==> 08-26 <==
==> flow/design.v <==
module compare_and_exchange(
    input [31:0] i1,
    input [31:0] i2,
    input dir,
    input clk,
    input reset,
    input enable,
    output [31:0] o1,
    output  [31:0] o2
    );
    reg [31:0]r1;
    reg [31:0]r2;
   always @(posedge clk)
   begin
   if(reset==0)
   begin
           if(enable==1)
            begin
                 if(dir==1)
                     begin
                        if (i1<i2)
                            begin
                                 r1 <= i1;
                                 r2 <= i2;
                            end
                        else
                             begin
                                 r1 <= i2;
                                 r2 <= i1;
                             end
                       end
                 else if(dir==0)  
                     begin
                        if (i1>i2)
                            begin
                             r1 <= i1;
                             r2 <= i2;
                            end
                        else
                             begin
                                 r1 <= i2;
                                 r2 <= i1;
                              end
                      end
            end
    else if (reset==1)
    begin
    r1<=32'b0;
    r2<=32'b0;
    end
    end
    end
    assign o2=r2; 
  assign o1=r1;
endmodule
module BM4_CAE(
    input [31:0] i1,
    input [31:0] i2,
    input [31:0] i3,
    input [31:0] i4,
    input dir1,
    input dir2,
    input dir3,
    input clk,
    input reset,
    input enable,
    output [31:0] o1,
    output [31:0] o2,
    output [31:0] o3,
    output [31:0] o4
    );
    wire [31:0]r1,r2,r3,r4,r5,r6,r7,r8,r9,r10,r11,r12,r13,r14;
           compare_and_exchange cae1(i1[31:0],i2[31:0],dir1,clk,reset,enable,r1,r2);
           compare_and_exchange cae2(i3[31:0],i4[31:0],dir1,clk,reset,enable,r3,r4);
           compare_and_exchange cae3(r1[31:0],r4[31:0],dir2,clk,reset,enable,r5,r8);
           compare_and_exchange cae4(r2[31:0],r3[31:0],dir2,clk,reset,enable,r6,r7);
           compare_and_exchange cae5(r5[31:0],r6[31:0],dir3,clk,reset,enable,r11,r13);
           compare_and_exchange cae6(r7[31:0],r8[31:0],dir3,clk,reset,enable,r12,r14); 
           assign o1=r11;
           assign o2=r12;
           assign o3=r13;
           assign o4=r14;
    endmodule
module BM8_CAE(
        input [31:0] i1,
        input [31:0] i2,
        input [31:0] i3,
        input [31:0] i4,
        input [31:0] i5,
        input [31:0] i6,
        input [31:0] i7,
        input [31:0] i8,
        input dir1,
        input dir2,
        input dir3,
        input clk,
        input reset,
        input enable,
        output [31:0] o1,
        output [31:0] o2,
        output [31:0] o3,
        output [31:0] o4,
        output [31:0] o5,
        output [31:0] o6,
        output [31:0] o7,
        output [31:0] o8
        );
      wire [31:0] r1,r2 ,r3,r4,r5,r6,r7,r8,r9,r10,r11,r12,r13,r14,r15,r16,r17,r18,r19,r20,r21,r22,r23,r24;   
         compare_and_exchange cae1(i1[31:0],i8[31:0],dir1,clk,reset,enable,r1,r8);
         compare_and_exchange cae2(i2[31:0],i7[31:0],dir1,clk,reset,enable,r2,r7);
         compare_and_exchange cae3(i3[31:0],i6[31:0],dir1,clk,reset,enable,r3,r6);
         compare_and_exchange cae4(i4[31:0],i5[31:0],dir1,clk,reset,enable,r4,r5);
         compare_and_exchange cae6(r1[31:0],r2[31:0],dir2,clk,reset,enable,r9,r10); 
         compare_and_exchange cae7(r3[31:0],r4[31:0],dir2,clk,reset,enable,r11,r12); 
         compare_and_exchange cae8(r5[31:0],r6[31:0],dir2,clk,reset,enable,r13,r14);
         compare_and_exchange cae9(r7[31:0],r8[31:0],dir2,clk,reset,enable,r15,r16);
         compare_and_exchange cae10(r9[31:0],r11[31:0],dir3,clk,reset,enable,r17,r18); 
         compare_and_exchange cae11(r10[31:0],r12[31:0],dir3,clk,reset,enable,r19,r20);
         compare_and_exchange cae12(r13[31:0],r15[31:0],dir3,clk,reset,enable,r21,r22); 
         compare_and_exchange cae13(r14[31:0],r16[31:0],dir3,clk,reset,enable,r23,r24);  
        assign o1=r17;
        assign o2=r18;
        assign o3=r19;
        assign o4=r20;
        assign o5=r21;
        assign o6=r22;
        assign o7=r23;
        assign o8=r24;
      endmodule
module full_CAE(
input [31:0] i1,
input [31:0] i2,
input [31:0] i3,
input [31:0] i4,
input [31:0] i5,
input [31:0] i6,
input [31:0] i7,
input [31:0] i8,
input dir,
input clk,
input reset,
input enable,
output [31:0] o1,
output [31:0] o2,
output [31:0] o3,
output [31:0] o4,
output [31:0] o5,
output [31:0] o6,
output [31:0] o7,
output [31:0] o8
);
wire [31:0] r1,r2 ,r3,r4,r5,r6,r7,r8,r9,r10,r11,r12,r13,r14,r15,r16,r17,r18,r19,r20,r21,r22,r23,r24;
reg [6:1] dq;
always @(posedge clk)
begin
    if (reset==0 && enable==1)
        dq <= {dq[5:1], dir};
end
compare_and_exchange cae1(i1[31:0],i2[31:0],dir,clk,reset,enable,r1,r2);
compare_and_exchange cae2(i3[31:0],i4[31:0],dir,clk,reset,enable,r3,r4);
compare_and_exchange cae3(i5[31:0],i6[31:0],dir,clk,reset,enable,r5,r6);
compare_and_exchange cae4(i7[31:0],i8[31:0],dir,clk,reset,enable,r7,r8);
BM4_CAE a1(r1,r2,r3,r4,dq[1],dq[2],dq[3],clk,reset,enable,r9,r10,r11,r12);
BM4_CAE a2(r5,r6,r7,r8,dq[1],dq[2],dq[3],clk,reset,enable,r13,r14,r15,r16);
BM8_CAE a3(r9,r10,r11,r12,r13,r14,r15,r16,dq[4],dq[5],dq[6],clk,reset,enable,r17,r18,r19,r20,r21,r22,r23,r24);
assign o1=r17;
assign o2=r18;
assign o3=r19;
assign o4=r20;
assign o5=r21;
assign o6=r22;
assign o7=r23;
assign o8=r24;
endmodule
==> flow/run.sh <==
#!/bin/bash
# the make line also repeats each setting of config.mk as NAME=value (left out here)
make -C /OpenROAD-flow-scripts/flow DESIGN_CONFIG=/design/flow/config.mk WORK_HOME=/design/flow/orfs CLKGATE_MAP_FILE= finish
==> flow/config.mk <==
export PLATFORM = sky130hd
export DESIGN_NAME = full_CAE
export DESIGN_NICKNAME = full_CAE
export VERILOG_FILES = /design/flow/design.v
export SDC_FILE = /design/flow/constraint.sdc
export NUM_CORES = 4
export LEC_CHECK = 0
export CAP_MARGIN = 20
export CORE_MARGIN = 2
export CORE_UTILIZATION = 57
export SETUP_SLACK_MARGIN = 0.66
export SLEW_MARGIN = 20
==> flow/constraint.sdc <==
create_clock -name core_clock -period 2.23 [get_ports {clk}]
set_input_delay 0.4460 -clock core_clock [delete_from_list [all_inputs] [get_ports {clk}]]
set_output_delay 0.4460 -clock core_clock [all_outputs]
set_load 0.01 [all_outputs]
==> 04-18: changes against 08-26 <==
--- a/flow/config.mk
+++ b/flow/config.mk
@@ -8,5 +8,5 @@
 export CAP_MARGIN = 20
 export CORE_MARGIN = 2
-export CORE_UTILIZATION = 57
-export SETUP_SLACK_MARGIN = 0.66
+export CORE_UTILIZATION = 56
+export SETUP_SLACK_MARGIN = 0.56
 export SLEW_MARGIN = 20
==> 08-22: changes against 08-26 <==
--- a/flow/config.mk
+++ b/flow/config.mk
@@ -8,5 +8,4 @@
 export CAP_MARGIN = 20
 export CORE_MARGIN = 2
-export CORE_UTILIZATION = 57
-export SETUP_SLACK_MARGIN = 0.66
+export CORE_UTILIZATION = 45
 export SLEW_MARGIN = 20
==> flow/constraint.sdc (replaced) <==
create_clock -name core_clock -period 4.02 [get_ports {clk}]
set_input_delay 0.8040 -clock core_clock [delete_from_list [all_inputs] [get_ports {clk}]]
set_output_delay 0.8040 -clock core_clock [all_outputs]
set_load 0.01 [all_outputs]
==> results <==
Run status: 08-22 timing/DRC/antenna clean; 08-26 complete, but fails checks; 04-18 complete, but fails checks
Reasons for failing layout checks: 08-22 -; 08-26 negative setup slack; 04-18 negative setup slack
End of the worst register-to-register path: 08-22 a1.cae3.r2[24]; 08-26 a1.cae3.r1[1]; 04-18 a2.cae5.r2[3]
Lkg Pwr: 08-22 46.5 nW; 08-26 65.3 nW; 04-18 63.2 nW
Slew at the pin closest to its max-slew limit: 08-22 1.04 ns; 08-26 0.917 ns; 04-18 1.01 ns
Flop share of the area: 08-22 46.2%; 08-26 37.2%; 04-18 38.0%
Critical Path Most Common Cell: 08-22 -; 08-26 buf_4; 04-18 buf_6
Overall via count from detail_route: 08-22 61,700; 08-26 75,400; 04-18 73,000
Maximum resistive drop on vdd: 08-22 349 uV; 08-26 646 uV; 04-18 793 uV
Area growth from synthesis to layout: 08-22 17.2%; 08-26 45.3%; 04-18 42.3%
Total power draw: 08-22 48.6 mW; 08-26 96.2 mW; 04-18 95.2 mW
Setup skew after layout: 08-22 0.0458 ns; 08-26 0.0286 ns; 04-18 0.0286 ns
Std cell rows: 08-22 172; 08-26 153; 04-18 154
Met2 routed WL: 08-22 120 mm; 08-26 160 mm; 04-18 152 mm
Power is estimated from default activity; no workload was simulated.
